Design ALU_TOP, start of the top module:
module ALU_TOP #(parameter wid =16,parameter MB=32)   
  (
   input  wire [wid-1:0] A,
   input  wire [wid-1:0] B,
   input  wire [3:0]     alu_fun,
   input  wire           clk,
   input  wire           rest,
   output wire  [wid-1:0]  ari_out,   
   output wire            carry_out,
   output wire            ari_flag,
   output wire  [wid-1:0] log_out,
   output wire            log_flag,
   output wire  [wid-1:0] cmp_out,
   output wire            cmp_flag,
   output wire  [wid-1:0] shift_out,
   output wire            shift_flag
   );
==> flow/config.mk <==
export PLATFORM = sky130hd
export DESIGN_NAME = ALU_TOP
export DESIGN_NICKNAME = ALU_TOP
export VERILOG_FILES = /design/flow/design.v
export SDC_FILE = /design/flow/constraint.sdc
export NUM_CORES = 4
export LEC_CHECK = 0
export ABC_AREA = 1
export CAP_MARGIN = 20
export CORE_MARGIN = 2
export CORE_UTILIZATION = 72
export CTS_CLUSTER_SIZE = 72
export PLACE_DENSITY = 0.64
export SETUP_SLACK_MARGIN = -0.67
export SLEW_MARGIN = 20
==> flow/constraint.sdc <==
create_clock -name core_clock -period 8.61 [get_ports {clk}]
set_input_delay 1.7220 -clock core_clock [delete_from_list [all_inputs] [get_ports {clk}]]
set_output_delay 1.7220 -clock core_clock [all_outputs]
set_load 0.01 [all_outputs]
run.sh (not shown) runs the stock make flow with config.mk's settings and CLKGATE_MAP_FILE=.
The first run failed in clock tree synthesis, error DPL-0038.
Change:
- ABC_AREA: 1 -> default
- CORE_UTILIZATION: 72 -> 44
- CTS_CLUSTER_SIZE: 72 -> default
- PLACE_DENSITY: 0.64 -> default
- SETUP_SLACK_MARGIN: -0.67 -> default
- clock period: 8.61 -> 34.2 ns (I/O delays scaled with it)
Outcome: This time the run produced a clean layout; synthesized cell count decreases by about a fifth; synthesized area decreases by a few percent; die area increases by well over a third.
Change:
- CORE_UTILIZATION: 44 -> 72
- SETUP_SLACK_MARGIN: default -> -0.67
- clock period: 34.2 -> 8.61 ns (I/O delays scaled with it)
Result: The new run did not get past detailed placement with DPL-0033. Area after synthesis is unchanged. Die size decreases by about 40%. Synthesized cell count stays the same.

---

The RTL this note starts from:
==> flow/design.v <==
module ari_unit #(parameter width =16,parameter MSB=32)  
(      input      [width-1:0] A,
       input      [width-1:0] B,
       input                  clk,
       input                  rest,
       input      [1:0]       alu_fun,
       input                  ari_EN,
       output reg [width-1:0] ari_out,  
       output reg             carry_out,
       output reg             ari_flag
       );
       reg  [width-1:0] ari_out_reg;  
 always @(posedge clk or negedge rest)  
       begin 
         if(!rest)
        ari_out <='b0;
      else
          ari_out <=ari_out_reg;
       end  
 always @(*)
      begin 
        carry_out=1'b0;
        ari_flag=1'b0;
        ari_out_reg='b0;
        if(ari_EN)
          begin
          case(alu_fun)    
          2'b00: begin
                 { carry_out,ari_out_reg}=A+B;
                  ari_flag=1'b1;
                  end 
          2'b01:begin
                {carry_out,ari_out_reg}=A-B;                  
                 ari_flag=1'b1;
                end                               
          2'b10:begin
                ari_out_reg=A*B;
                ari_flag=1'b1;
                end                                 
          2'b11:begin
                if(B=='b0)
                  ari_out_reg={width{1'b1}};  
                else
                  ari_out_reg=A/B;
                ari_flag=1'b1;
               end                   
          default: ari_out_reg='b0; 
          endcase
        end  
        else
            begin
            ari_out_reg='b0;
            end   
      end
  endmodule   
module cmp_unit #(parameter width =16)  
(      input      [width-1:0] A,
       input      [width-1:0] B,
       input                  clk,
       input                  rest,
       input      [1:0]       alu_fun,
       input                  cmp_EN,
       output reg [width-1:0] cmp_out,
       output reg             cmp_flag
       );
       reg [width-1:0]  cmp_out_reg; 
 always @(posedge clk or negedge rest)   
       begin 
         if(!rest)
        cmp_out <='b0;
      else
          cmp_out <=cmp_out_reg;
       end  
 always @(*)
      begin 
        cmp_flag=1'b0;
        cmp_out_reg=1'b0;
        if(cmp_EN)
          begin
              case(alu_fun)    
              2'b00: begin
                        cmp_out_reg='b0;
                        cmp_flag=1'b1;
                     end                                       
              2'b01:begin
                     if(A==B)
                       begin
                        cmp_out_reg='b1;
                        cmp_flag=1'b1;
                       end 
                      else
                        begin
                        cmp_out_reg='b0;
                        end
                    end
              2'b10:begin
                     if(A>B)
                       begin
                        cmp_out_reg='b10;
                        cmp_flag=1'b1;
                       end 
                      else
                        begin
                        cmp_out_reg='b0;
                        end
                    end
              2'b11:begin
                     if(A<B)
                       begin
                        cmp_out_reg='b11;
                        cmp_flag=1'b1;
                       end 
                      else
                        begin
                        cmp_out_reg='b0;
                        end
                    end
              default: cmp_out_reg='b0; 
              endcase
       end        
       else
          begin
          cmp_out_reg='b0;
          end 
      end
  endmodule   
module log_unit #(parameter width =16)  
(      input      [width-1:0] A,
       input      [width-1:0] B,
       input                  clk,
       input                  rest,
       input      [1:0]       alu_fun,
       input                  log_EN,
       output reg [width-1:0] log_out,
       output reg             log_flag
       );
       reg  [width-1:0] log_out_reg; 
 always @(posedge clk or negedge rest)   
       begin 
         if(!rest)
        log_out <=1'b0;
      else
          log_out <=log_out_reg;
       end  
 always @(*)
      begin 
        log_flag=1'b0;
        log_out_reg='b0;
        if(log_EN)
        begin  
             case(alu_fun)    
             2'b00: begin                    
                        log_out_reg=A&B;
                        log_flag=1'b1;
                    end                                     
            2'b01:begin     
                        log_out_reg=A|B;
                        log_flag=1'b1;
                   end     
            2'b10:begin                  
                        log_out_reg=~(A&B);
                        log_flag=1'b1;
                  end                    
           2'b11:begin           
                        log_out_reg=~(A|B);
                        log_flag=1'b1;
                 end                  
           default: log_out_reg='b0; 
          endcase  
        end
        else
            begin
            log_out_reg='b0;
            end
      end      
  endmodule   
module shift_unit #(parameter width =16)  
(      input      [width-1:0] A,
       input      [width-1:0] B,
       input                  clk,
       input                  rest,
       input      [1:0]       alu_fun,
       input                  shift_EN,
       output reg [(width*2)-1:0] shift_out,
       output reg             shift_flag
       );
       reg  [(width*2)-1:0]  shift_out_reg; 
 always @(posedge clk or negedge rest)   
       begin 
         if(!rest)
        shift_out <='b0;
      else
          shift_out <=shift_out_reg;
       end  
 always @(*)
      begin 
        shift_flag=1'b0;
        shift_out_reg='b0;
        if(shift_EN)
          begin
          case(alu_fun)    
              2'b00:begin              
                        shift_out_reg=A>>1;
                        shift_flag=1'b1;
                    end                                   
              2'b01:begin
                        shift_out_reg=A<<1;
                        shift_flag=1'b1;
                    end                 
              2'b10:begin
                        shift_out_reg=B>>1;
                        shift_flag=1'b1;
                    end 
              2'b11:begin   
                        shift_out_reg=B<<1;
                        shift_flag=1'b1;
                    end 
             default: shift_out_reg='b0; 
             endcase  
          end
          else
             begin
             shift_out_reg='b0;
             end
      end       
  endmodule   
module dec_unit   
(     
       input           [1:0]     alu_fun,
       output    reg             ari_EN,
       output    reg             log_EN,
       output    reg             cmp_EN,
       output    reg             shift_EN
       );
 always @(*)  
       begin 
       ari_EN=1'b0;
       log_EN=1'b0;
       cmp_EN=1'b0;
       shift_EN=1'b0;
       casex(alu_fun)
         2'b00:ari_EN=1'b1;
         2'b11:shift_EN=1'b1;
         2'b10:cmp_EN=1'b1;
         2'b01:log_EN=1'b1;
         default: begin
                   ari_EN=1'b0;
                   log_EN=1'b0;
                   cmp_EN=1'b0;
                   shift_EN=1'b0;
                  end
       endcase           
       end         
endmodule 
module ALU_TOP #(parameter wid =16,parameter MB=32)   
  (
   input  wire [wid-1:0] A,
   input  wire [wid-1:0] B,
   input  wire [3:0]     alu_fun,
   input  wire           clk,
   input  wire           rest,
   output wire  [wid-1:0]  ari_out,   
   output wire            carry_out,
   output wire            ari_flag,
   output wire  [wid-1:0] log_out,
   output wire            log_flag,
   output wire  [wid-1:0] cmp_out,
   output wire            cmp_flag,
   output wire  [wid-1:0] shift_out,
   output wire            shift_flag
   ); 
  wire  AR_EN,LO_EN,CM_EN,SH_EN; 
  wire [1:0]  ms,ls;
  assign ms=alu_fun[1:0];
  assign ls=alu_fun[3:2];
  ari_unit U_arithmatic (
  .A(A),
  .B(B),
  .clk(clk),
  .rest(rest),
  .alu_fun(ms),
  .ari_EN(AR_EN),
  .ari_out(ari_out),
  .carry_out(carry_out),
  .ari_flag(ari_flag)
  );
  cmp_unit U_compare (
  .A(A),
  .B(B),
  .clk(clk),
  .rest(rest),
  .alu_fun(ms),
  .cmp_EN(CM_EN),
  .cmp_out(cmp_out),
  .cmp_flag(cmp_flag)
  );
  log_unit U_logic (
  .A(A),
  .B(B),
  .clk(clk),
  .rest(rest),
  .alu_fun(ms),
  .log_EN(LO_EN),
  .log_out(log_out),
  .log_flag(log_flag)
  );
  shift_unit U_shift (
  .A(A),
  .B(B),
  .clk(clk),
  .rest(rest),
  .alu_fun(ms),
  .shift_EN(SH_EN),
  .shift_out(shift_out),
  .shift_flag(shift_flag)
  );
  dec_unit U_decoder (
  .alu_fun(ls),
  .cmp_EN(CM_EN),
  .ari_EN(AR_EN),
  .shift_EN(SH_EN),
  .log_EN(LO_EN)
  );
endmodule 
Settings: LEC_CHECK=0, ABC_AREA=1, CAP_MARGIN=20, CORE_ASPECT_RATIO=1.01, CORE_MARGIN=2, CORE_UTILIZATION=71, CTS_CLUSTER_DIAMETER=196, CTS_CLUSTER_SIZE=68, HOLD_SLACK_MARGIN=0.29, MAX_ROUTING_LAYER=met5, PLACE_DENSITY=0.63, SETUP_SLACK_MARGIN=0.26, SLEW_MARGIN=20, TNS_END_PERCENT=90; clock period 29.5 ns.
The first run finished but failed the layout checks on setup timing.
Change:
- CELL_PAD_IN_SITES_GLOBAL_PLACEMENT: unset -> 2
- CORE_ASPECT_RATIO: 1.01 -> 1.12
- CORE_UTILIZATION: 71 -> 63
- HOLD_SLACK_MARGIN: 0.29 -> unset
- MAX_ROUTING_LAYER: met5 -> met4
- PLACE_DENSITY: 0.63 -> 0.5
- SETUP_SLACK_MARGIN: 0.26 -> -0.4
- TNS_END_PERCENT: 90 -> 65
Effect: This time the run died in global placement without I/O (3_1_place_gp_skip_io). Synthesized cell count stays the same. Synthesized area stays the same. Die area went up by 12%.
